==> inputs of run G <==
## cfs_aligner
  module cfs_aligner#(
    parameter ALGN_DATA_WIDTH = 32,
    parameter FIFO_DEPTH      = 8,
    localparam int unsigned APB_ADDR_WIDTH    = 16,
    localparam int unsigned APB_DATA_WIDTH    = 32,
    localparam int unsigned ALGN_OFFSET_WIDTH = ALGN_DATA_WIDTH <= 8 ? 1 : $clog2(ALGN_DATA_WIDTH/8),
    localparam int unsigned ALGN_SIZE_WIDTH   = $clog2(ALGN_DATA_WIDTH/8)+1
  ) (
    input wire clk,
    input wire reset_n,
    input wire[APB_ADDR_WIDTH-1:0]    paddr,
    input wire                        pwrite,
    input wire                        psel,
    input wire                        penable,
    input wire[APB_DATA_WIDTH-1:0]    pwdata,
    output wire                       pready,
    output reg[APB_DATA_WIDTH-1:0]    prdata,
    output reg                        pslverr,
    input                             md_rx_valid,
    input[ALGN_DATA_WIDTH-1:0]        md_rx_data,
  ...
clock: 8.83 ns
lec_check: 0
abc_area: 0
cap_margin: 10
cell_pad_in_sites_detail_placement: 2
core_margin: 6
core_utilization: 26
cts_cluster_diameter: 37
cts_cluster_size: 41
gpl_routability_driven: 1
gpl_timing_driven: 1
place_density_lb_addon: 0.1
setup_slack_margin: -0.28
slew_margin: 35
run.sh (not shown) runs the stock make flow with config.mk's settings and CLKGATE_MAP_FILE=.
==> inputs of run X, as changes to run G <==
==> flow/config.mk (replaced) <==
export PLATFORM = sky130hd
export DESIGN_NAME = cfs_aligner
export DESIGN_NICKNAME = cfs_aligner
export VERILOG_FILES = /design/flow/design.v
export SDC_FILE = /design/flow/constraint.sdc
export NUM_CORES = 4
export LEC_CHECK = 0
export ABC_AREA = 0
export CAP_MARGIN = 10
export CELL_PAD_IN_SITES_DETAIL_PLACEMENT = 0
export CORE_MARGIN = 2
export CORE_UTILIZATION = 72
export CTS_CLUSTER_SIZE = 41
export GPL_ROUTABILITY_DRIVEN = 1
export GPL_TIMING_DRIVEN = 1
export PLACE_DENSITY = 0.66
export SETUP_SLACK_MARGIN = 0.71
export SLEW_MARGIN = 35
==> flow/constraint.sdc (replaced) <==
create_clock -name core_clock -period 4.84 [get_ports {clk}]
set_input_delay 0.9680 -clock core_clock [delete_from_list [all_inputs] [get_ports {clk}]]
set_output_delay 0.9680 -clock core_clock [all_outputs]
set_load 0.01 [all_outputs]
==> notes <==
In run X the hold slack is worse than in run G, by 140 ps. Of run X and run G, run G has the higher register-to-register slack (gap 2200 ps). In run X the clock-buffer cell count is lower than in run G, by 72. Run X finished with negative setup slack left. Run G went through all stages and came out clean.

========
==> branch amber <==
Starting RTL as in the previous note.
make LEC_CHECK=0 CAP_MARGIN=20 CORE_ASPECT_RATIO=0.89 CORE_MARGIN=2 CORE_UTILIZATION=72 CTS_CLUSTER_DIAMETER=205 CTS_CLUSTER_SIZE=20 PLACE_DENSITY_LB_ADDON=0.04 SETUP_SLACK_MARGIN=1.11 SLEW_MARGIN=20 finish   # period 3.88 ns
==> inputs of branch garnet, as changes to branch amber <==
==> flow/config.mk (replaced) <==
export PLATFORM = sky130hd
export DESIGN_NAME = cfs_aligner
export DESIGN_NICKNAME = cfs_aligner
export VERILOG_FILES = /design/flow/design.v
export SDC_FILE = /design/flow/constraint.sdc
export NUM_CORES = 4
export LEC_CHECK = 0
export CAP_MARGIN = 20
export CORE_MARGIN = 2
export CORE_UTILIZATION = 11
export SLEW_MARGIN = 20
==> flow/constraint.sdc (replaced) <==
create_clock -name core_clock -period 11.8 [get_ports {clk}]
set_input_delay 2.3600 -clock core_clock [delete_from_list [all_inputs] [get_ports {clk}]]
set_output_delay 2.3600 -clock core_clock [all_outputs]
set_load 0.01 [all_outputs]
==> inputs of branch indigo, as changes to branch amber <==
==> flow/config.mk (replaced) <==
export PLATFORM = sky130hd
export DESIGN_NAME = cfs_aligner
export DESIGN_NICKNAME = cfs_aligner
export VERILOG_FILES = /design/flow/design.v
export SDC_FILE = /design/flow/constraint.sdc
export NUM_CORES = 4
export LEC_CHECK = 0
export ABC_AREA = 1
export CAP_MARGIN = 20
export CORE_MARGIN = 2
export CORE_UTILIZATION = 66
export SLEW_MARGIN = 5
==> flow/constraint.sdc (replaced) <==
create_clock -name core_clock -period 5.68 [get_ports {clk}]
set_input_delay 1.1360 -clock core_clock [delete_from_list [all_inputs] [get_ports {clk}]]
set_output_delay 1.1360 -clock core_clock [all_outputs]
set_load 0.01 [all_outputs]
==> run notes <==
Reports from this run.

- The run stopped with a tool error.
- It got as far as 5_1_grt and failed there.
- The tool reported: "[ERROR GRT-0232] Routing congestion too high. Check the congestion heatmap in the GUI".
- The post-cts gate resize count reads 261.
- The synthesized netlist has a Yosys-reported chip area of about 35000 µm².
- The aoi/oai-family share of the synthesized area reads around 16%.
- The number of H-tree levels reads 2.
- Per the post-synthesis report, the number of cells in the design is 2805.
- The sequential-to-total area share from yosys stat reads around three fifths.
- The number of cells in the design after placement is 3836.
- The die footprint is 51080 µm².
- The area of placed instances is 40950 µm².
- The most frequently used library cell after synthesis is sky130_fd_sc_hd__edfxtp_1.
[end of results for branch amber]
==> run notes <==
Reports from this run.

- The post-cts gate resize count is 0.
- For this run the top cell type by instance count after synthesis was sky130_fd_sc_hd__edfxtp_1.
- The buffering overhead reads 3.745%.
- The synthesized netlist handed to floorplanning was reported with a cell count of 2805.
- The die footprint reads 327200 µm².
- The number of sinks on the clock net reads 752.
- The fraction of met1 tracks used by global routing is a little under a tenth.
- The run finished with no timing, DRC or antenna violations.
- The post-synth area from yosys stat is 35490 µm².
- The area of placed instances reads 41890 µm².
- The number of cells in the design after placement is 7129.
- The layout report lists the combined flip-flop and latch area as 21750 µm².
- The number of H-tree levels reads 3.
- The aoi/oai-family share of the synthesized area reads between 10% and 20%.
- The sequential-to-total area share from yosys stat reads 61.28%.
[end of results for branch garnet]
==> run notes <==
Reports from this run.

- The sequential-to-total area share from yosys stat reads approximately 61%.
- The area share of the largest cell type after synthesis reads 49.56%.
- For reference, compound AND-OR and OR-AND cells occupy 9.672% of the area reported after synthesis.
- The clock-pin slew on the worst setup and hold paths reads 0.06 ns.
- For this run the top cell type by instance count after synthesis was sky130_fd_sc_hd__nand2_1.
- In the per-layer summary, the met1 wirelength comes to about 38000 µm.
- The number of H-tree levels is 3.
- The area of placed instances reads 38050 µm².
- The number of cells in the design after placement reads 4306.
- The instance tally after logic synthesis reads around 3500.
- The flow ran to the end and the layout has no timing, DRC or antenna violations.
- After floorplanning, the die was sized to cover 56230 µm².
[end of results for branch indigo]
